## run A
==> flow/design.v (excerpt) <==
module accel_display(
	input 		          		clk,         
	input 		          		reset_n,
	input 		     [1:0]		SW,
	input 		          		data_update,
	input 		     [15:0]		data_x,
	input 		     [15:0]		data_y,
	output		     [7:0]		HEX0,
	output		     [7:0]		HEX1,
	output		     [7:0]		HEX2,
	output		     [7:0]		HEX3,
	output		reg  [3:0]		VGA_B,
	output		reg  [3:0]		VGA_G,
	output		reg          	VGA_HS,
	output		reg  [3:0]		VGA_R,
	output		reg          	VGA_VS
);
	wire [32:0] smooth_outx, smooth_outy;
	reg  [9:0] pixel_x1, pixel_x2; 
	wire [9:0] x1, x2;
	reg  [9:0] pixel_y1, pixel_y2;
	wire [9:0] y1, y2;
	reg  [7:0] addr;
	wire [11:0] colors;
	reg  [0:0] en;
	reg  [0:0] en_q;
	reg  [9:0] count;
	wire [9:0]  col, row;
	reg  [3:0]   red, green, blue;
	wire  h_sync, v_sync;
	wire  disp_ena;
	smoothFilter x_axis (.clock(clk), .reset_n(reset_n), .enable(VGA_HS), .select(SW[1:0]), .data_x(data_x), 
	                     .data_update(data_update), .smooth_out(smooth_outx));
	smoothFilter y_axis (.clock(clk), .reset_n(reset_n), .enable(VGA_VS), .select(SW[1:0]), .data_x(data_y), 
	                     .data_update(data_update), .smooth_out(smooth_outy));
	BCDconvert BCD_x (.bin(count), .nothing(1'b0), .sign(HEX3), 
	                  .hunBCD(HEX2), .tenBCD(HEX1), .oneBCD(HEX0));
	always @(posedge clk) begin
		if (disp_ena == 1'b1) begin
  ...
clock: 10.9 ns
lec_check: 0
cap_margin: 20
core_margin: 2
core_utilization: 70
cts_cluster_diameter: 221
cts_cluster_size: 14
gpl_routability_driven: 1
place_density: 0.59
setup_slack_margin: 1.17
slew_margin: 10
tns_end_percent: 95
run.sh (not shown) runs the stock make flow with config.mk's settings and CLKGATE_MAP_FILE=.
Although run A finished all stages, its layout failed final checks on setup timing.
Changes in run B relative to run A:
- removing PLACE_DENSITY (formerly 0.59)
- changing SLEW_MARGIN from 10 to 20
- removing CTS_CLUSTER_DIAMETER (formerly 221)
- removing TNS_END_PERCENT (formerly 95)
- removing GPL_ROUTABILITY_DRIVEN (formerly 1)
- changing SETUP_SLACK_MARGIN from 1.17 to 1.6
- changing CTS_CLUSTER_SIZE from 14 to 34
- changing the clock period (ns, I/O delays scaled along) from 10.9 to 11.8
Notes after the runs:
Run B ended with every stage complete and zero timing, DRC or antenna violations. First-pass iteration count of the detailed router | run B below run A. Where area of all placed cells without fillers is concerned, run A is outperformed by run B. Run B has more setup slack than run A.

main:
Starting RTL as in the previous note.
Design accel_display, start of the top module:
module accel_display(
	input 		          		clk,         
	input 		          		reset_n,
	input 		     [1:0]		SW,
	input 		          		data_update,
	input 		     [15:0]		data_x,
	input 		     [15:0]		data_y,
	output		     [7:0]		HEX0,
	output		     [7:0]		HEX1,
	output		     [7:0]		HEX2,
	output		     [7:0]		HEX3,
	output		reg  [3:0]		VGA_B,
	output		reg  [3:0]		VGA_G,
	output		reg          	VGA_HS,
	output		reg  [3:0]		VGA_R,
	output		reg          	VGA_VS
);
Settings: LEC_CHECK=0, ABC_AREA=1, CAP_MARGIN=20, CELL_PAD_IN_SITES_GLOBAL_PLACEMENT=2, CORE_MARGIN=2, CORE_UTILIZATION=69, CTS_CLUSTER_DIAMETER=59, GPL_ROUTABILITY_DRIVEN=0, GPL_TIMING_DRIVEN=0, HOLD_SLACK_MARGIN=0.25, MAX_ROUTING_LAYER=met4, PLACE_DENSITY=0.6, SETUP_SLACK_MARGIN=0.77, SLEW_MARGIN=20; clock period 26.9 ns.
main did not finish; a tool error ended it in global placement without I/O (3_1_place_gp_skip_io).
The inputs of the feature branch differ from those of main as listed below.
Settings: CORE_UTILIZATION: 69 -> 61; GPL_TIMING_DRIVEN: 0 -> unset; HOLD_SLACK_MARGIN: 0.25 -> unset; SETUP_SLACK_MARGIN: 0.77 -> unset; CELL_PAD_IN_SITES_GLOBAL_PLACEMENT: 2 -> unset; GPL_ROUTABILITY_DRIVEN: 0 -> unset; CTS_CLUSTER_DIAMETER: 59 -> 238; MAX_ROUTING_LAYER: met4 -> unset; the clock period (ns, I/O delays scaled along): 26.9 -> 12.4.
==> results <==
The feature branch: all stages complete, timing, DRC and antenna checks passed
Higher floorplan die width was reported by the feature branch, not main.
Placeable core area came out higher on the feature branch than on main.
Relative to main, the number of placement rows of the feature branch is higher by about 6%.
Going from main to the feature branch, total die area moved up, core utilization at floorplan moved down, number of synthesized flops with an enable pin level.
What main reported for die span in y has to be multiplied by 1.06 to get the figure for the feature branch.
Summary of the feature branch over main: cell count after synthesis level; post-synthesis share of cell area spent on and-or and or-and gates about even.

== build 8 ==
accel_display again, from the RTL that the note above started with.
make LEC_CHECK=0 CAP_MARGIN=20 CORE_MARGIN=2 CORE_UTILIZATION=64 CTS_CLUSTER_SIZE=14 GPL_ROUTABILITY_DRIVEN=1 PLACE_DENSITY=0.59 SETUP_SLACK_MARGIN=1.17 SLEW_MARGIN=10 TNS_END_PERCENT=15 finish   # period 10.9 ns
Build 8: complete, dirty (negative setup slack)
For build 97, these inputs were changed with respect to build 8:
--- a/flow/config.mk
+++ b/flow/config.mk
@@ -9,8 +9,4 @@
 export CORE_MARGIN = 2
-export CORE_UTILIZATION = 64
-export CTS_CLUSTER_SIZE = 14
-export GPL_ROUTABILITY_DRIVEN = 1
-export PLACE_DENSITY = 0.59
-export SETUP_SLACK_MARGIN = 1.17
-export SLEW_MARGIN = 10
-export TNS_END_PERCENT = 15
+export CORE_UTILIZATION = 61
+export SETUP_SLACK_MARGIN = 3.63
+export SLEW_MARGIN = 20
==> flow/constraint.sdc <==
create_clock -name core_clock -period 13.1 [get_ports {clk}]
set_input_delay 2.6200 -clock core_clock [delete_from_list [all_inputs] [get_ports {clk}]]
set_output_delay 2.6200 -clock core_clock [all_outputs]
set_load 0.01 [all_outputs]
### Flow results
- Build 97 went all the way through synthesis, placement and routing and the layout is clean on timing, DRC and antenna.
- What build 97 reported for total of plain and repair buffers excluding clock buffers has to be multiplied by 1.12 to get the figure for build 8.
- Measured against each other, build 97 and build 8 differ in sum of met2 wire segment lengths after detailed routing, the lower figure coming from build 8.
- Clock network fraction of design power: build 8 vs build 97, no meaningful difference
- Number of stages on the worst setup path (build 97 over build 8): decrease, about 6%
- Relative max-transition margin (lower): build 8
- Build 97 vs build 8, routed wire length went up by about 5%.
- Diff build 8..build 97 | via count | negligible
- Min non-clock buffer contribution to total cell area across build 97 and build 8: build 97
- Final area: build 97 vs build 8 up about 1.8%
The inputs of build 67 differ from those of build 97 as listed below.
--- a/flow/config.mk
+++ b/flow/config.mk
@@ -9,4 +9,4 @@
 export CORE_MARGIN = 2
-export CORE_UTILIZATION = 61
-export SETUP_SLACK_MARGIN = 3.63
+export CORE_UTILIZATION = 62
+export PLACE_DENSITY = 0.6
 export SLEW_MARGIN = 20
==> flow/constraint.sdc <==
create_clock -name core_clock -period 8.34 [get_ports {clk}]
set_input_delay 1.6680 -clock core_clock [delete_from_list [all_inputs] [get_ports {clk}]]
set_output_delay 1.6680 -clock core_clock [all_outputs]
set_load 0.01 [all_outputs]
Notes after the runs:
In build 67 the implementation ran to completion but is not tape-out ready, as the final checks report negative setup slack. Summary of build 67 over build 97: post-route core utilization increased 7.9 points; total via count after detailed routing increased 8.1%; number of instances resized during post-cts repair decreased 90; overall power consumption increased 60%. Build 97 reports its cell with the largest stage delay on the worst path as mux2i_1 while build 67 reports fa_2.
## Diff of input files: build 42 against build 67
--- a/flow/config.mk
+++ b/flow/config.mk
@@ -7,5 +7,6 @@
 export LEC_CHECK = 0
+export ABC_AREA = 1
 export CAP_MARGIN = 20
 export CORE_MARGIN = 2
-export CORE_UTILIZATION = 62
+export CORE_UTILIZATION = 70
 export PLACE_DENSITY = 0.6
==> flow/constraint.sdc <==
create_clock -name core_clock -period 10.1 [get_ports {clk}]
set_input_delay 2.0200 -clock core_clock [delete_from_list [all_inputs] [get_ports {clk}]]
set_output_delay 2.0200 -clock core_clock [all_outputs]
set_load 0.01 [all_outputs]
==> comparison <==
- Ran to the end and failed final checks on negative setup slack: build 42.
- | path depth of the worst reg2reg path | build 42 vs build 67 | about 25% higher |
- Build 67 → build 42: clock network fraction of total power went down by 28 points; total met2 wirelength after detailed routing shows a reduction of 10%; number of nets in the layout went up by about 10%; non-filler instance count after layout went up by 406.
- Against build 67 as the reference, build 42 delivers a lower non-clock buffer total of the final layout.
- Run comparison: build 67 cell with the biggest individual delay on the critical path fa_2; build 42 cell with the biggest individual delay on the critical path fa_1
- Detailed-route wire length on metal 1: build 42 > build 67
Setup changes, build 42 to build 33
--- a/flow/config.mk
+++ b/flow/config.mk
@@ -7,6 +7,5 @@
 export LEC_CHECK = 0
-export ABC_AREA = 1
 export CAP_MARGIN = 20
 export CORE_MARGIN = 2
-export CORE_UTILIZATION = 70
+export CORE_UTILIZATION = 35
 export PLACE_DENSITY = 0.6
==> flow/constraint.sdc <==
create_clock -name core_clock -period 24.7 [get_ports {clk}]
set_input_delay 4.9400 -clock core_clock [delete_from_list [all_inputs] [get_ports {clk}]]
set_output_delay 4.9400 -clock core_clock [all_outputs]
set_load 0.01 [all_outputs]
Results
From build 42 to build 33 the numbers moved as follows: final design instance area without fill went down 2800 um^2, relative max-transition margin increased 8.2 points.
Build 33 against build 42: met1 track utilization from global routing lost 24 points, number of multi-input combinational cells -649, x dimension of the die now sits higher.
Antenna cell count came out exactly the same in build 42 and build 33.
Build 33 completed every stage of the flow, and the final layout passed the timing, DRC and antenna checks.
Per the comparison of build 33 with build 42, fill cell total of the finished layout rose about 220%; part of the cycle the worst path needs decreased by 36 points relative to the old numbers.
Worst setup slack | build 33 above build 42
Power is estimated from default activity; no workload was simulated.
